// emaxi
module emaxi( 
   wr_wait, rd_wait, rr_access, rr_packet, m_axi_awid, m_axi_awaddr,
   m_axi_awlen, m_axi_awsize, m_axi_awburst, m_axi_awlock,
   m_axi_awcache, m_axi_awprot, m_axi_awqos, m_axi_awvalid, m_axi_wid,
   m_axi_wdata, m_axi_wstrb, m_axi_wlast, m_axi_wvalid, m_axi_bready,
   m_axi_arid, m_axi_araddr, m_axi_arlen, m_axi_arsize, m_axi_arburst,
   m_axi_arlock, m_axi_arcache, m_axi_arprot, m_axi_arqos,
   m_axi_arvalid, m_axi_rready,
   wr_access, wr_packet, rd_access, rd_packet, rr_wait, m_axi_aclk,
   m_axi_aresetn, m_axi_awready, m_axi_wready, m_axi_bid, m_axi_bresp,
   m_axi_bvalid, m_axi_arready, m_axi_rid, m_axi_rdata, m_axi_rresp,
   m_axi_rlast, m_axi_rvalid
   );
clock: 2.7 ns
lec_check: 0
cap_margin: 0
cell_pad_in_sites_detail_placement: 1
cell_pad_in_sites_global_placement: 2
core_aspect_ratio: 1.74
core_margin: 2
core_utilization: 40
cts_cluster_size: 83
gpl_routability_driven: 0
gpl_timing_driven: 0
hold_slack_margin: -0.08
max_routing_layer: met5
slew_margin: 40
tns_end_percent: 80
run.sh (not shown) runs the stock make flow with config.mk's settings and CLKGATE_MAP_FILE=.
==> next run, changes <==
==> flow/config.mk (replaced) <==
export PLATFORM = sky130hd
export DESIGN_NAME = emaxi
export DESIGN_NICKNAME = emaxi
export VERILOG_FILES = /design/flow/design.v
export SDC_FILE = /design/flow/constraint.sdc
export NUM_CORES = 4
export LEC_CHECK = 0
export CAP_MARGIN = 20
export CORE_MARGIN = 2
export CORE_UTILIZATION = 13
export SLEW_MARGIN = 20
==> flow/constraint.sdc (replaced) <==
create_clock -name core_clock -period 7.38 [get_ports {m_axi_aclk}]
set_input_delay 1.4760 -clock core_clock [delete_from_list [all_inputs] [get_ports {m_axi_aclk}]]
set_output_delay 1.4760 -clock core_clock [all_outputs]
set_load 0.01 [all_outputs]
The new run passed the timing, design-rule and antenna checks.
Area after synthesis is unchanged.
Worst setup slack improves by 2.4 ns.
Cell area climbs by 3.0%.
Worst hold slack loses 0.011 ns.
==> next run, changes <==
--- a/flow/config.mk
+++ b/flow/config.mk
@@ -10 +10 @@
-export CORE_UTILIZATION = 13
+export CORE_UTILIZATION = 57
@@ -11,0 +12 @@
+export TNS_END_PERCENT = 5
==> flow/constraint.sdc (replaced) <==
create_clock -name core_clock -period 4.17 [get_ports {m_axi_aclk}]
set_input_delay 0.8340 -clock core_clock [delete_from_list [all_inputs] [get_ports {m_axi_aclk}]]
set_output_delay 0.8340 -clock core_clock [all_outputs]
set_load 0.01 [all_outputs]
- hold slack improved by 0.15 ns
- routed wire length shrinks by a quarter to a third
- setup slack gets worse by 1.5 ns
- sequential power rises by well over a third
- via count went up slightly
- sequential share of layout area came out higher by 4.9 points
- combinational power came out higher by well over a third

* * *

emaxi again, from the RTL that the note above started with.
clock: 5.04 ns
lec_check: 0
abc_area: 1
cap_margin: 20
core_margin: 2
core_utilization: 70
setup_slack_margin: 0.94
slew_margin: 20
The baseline completed without violations.
Rerun with:
Settings changed: CTS_CLUSTER_SIZE set to 90, SETUP_SLACK_MARGIN 0.94 to not set.
Clock period 5.04 ns to 2.02 ns, I/O delays scaled along.
=> The new run finished but fails on setup timing. Worst setup slack gets worse by 1.9 ns. Sequential share of layout area fell by 5.0 points. Wire length rose by 23%. Non-clock buffer count rose by 366. Critical path depth rose by 6.
Rerun with:
Settings changed: ABC_AREA 1 to not set, CORE_UTILIZATION 70 to 72, CTS_CLUSTER_DIAMETER set to 316, CTS_CLUSTER_SIZE 90 to 14, SETUP_SLACK_MARGIN set to -0.14.
The new run finished but fails on setup timing.
Clock power fell by roughly a tenth.
Utilization rose by 0.35 points.
Sequential power rose slightly.
Rerun with:
Settings changed: CTS_CLUSTER_DIAMETER 316 to not set, PLACE_DENSITY_LB_ADDON set to 0.25, SETUP_SLACK_MARGIN -0.14 to -0.15.
Result:
- The changed run completed, yet does not pass: setup timing
- worst setup slack got worse by 0.43 ns
- clock power goes up by 21%
- final area goes up by 1.4%
- via count goes up by 6.4%
Power figures rest on the tool's default switching activity, not on a simulated workload.
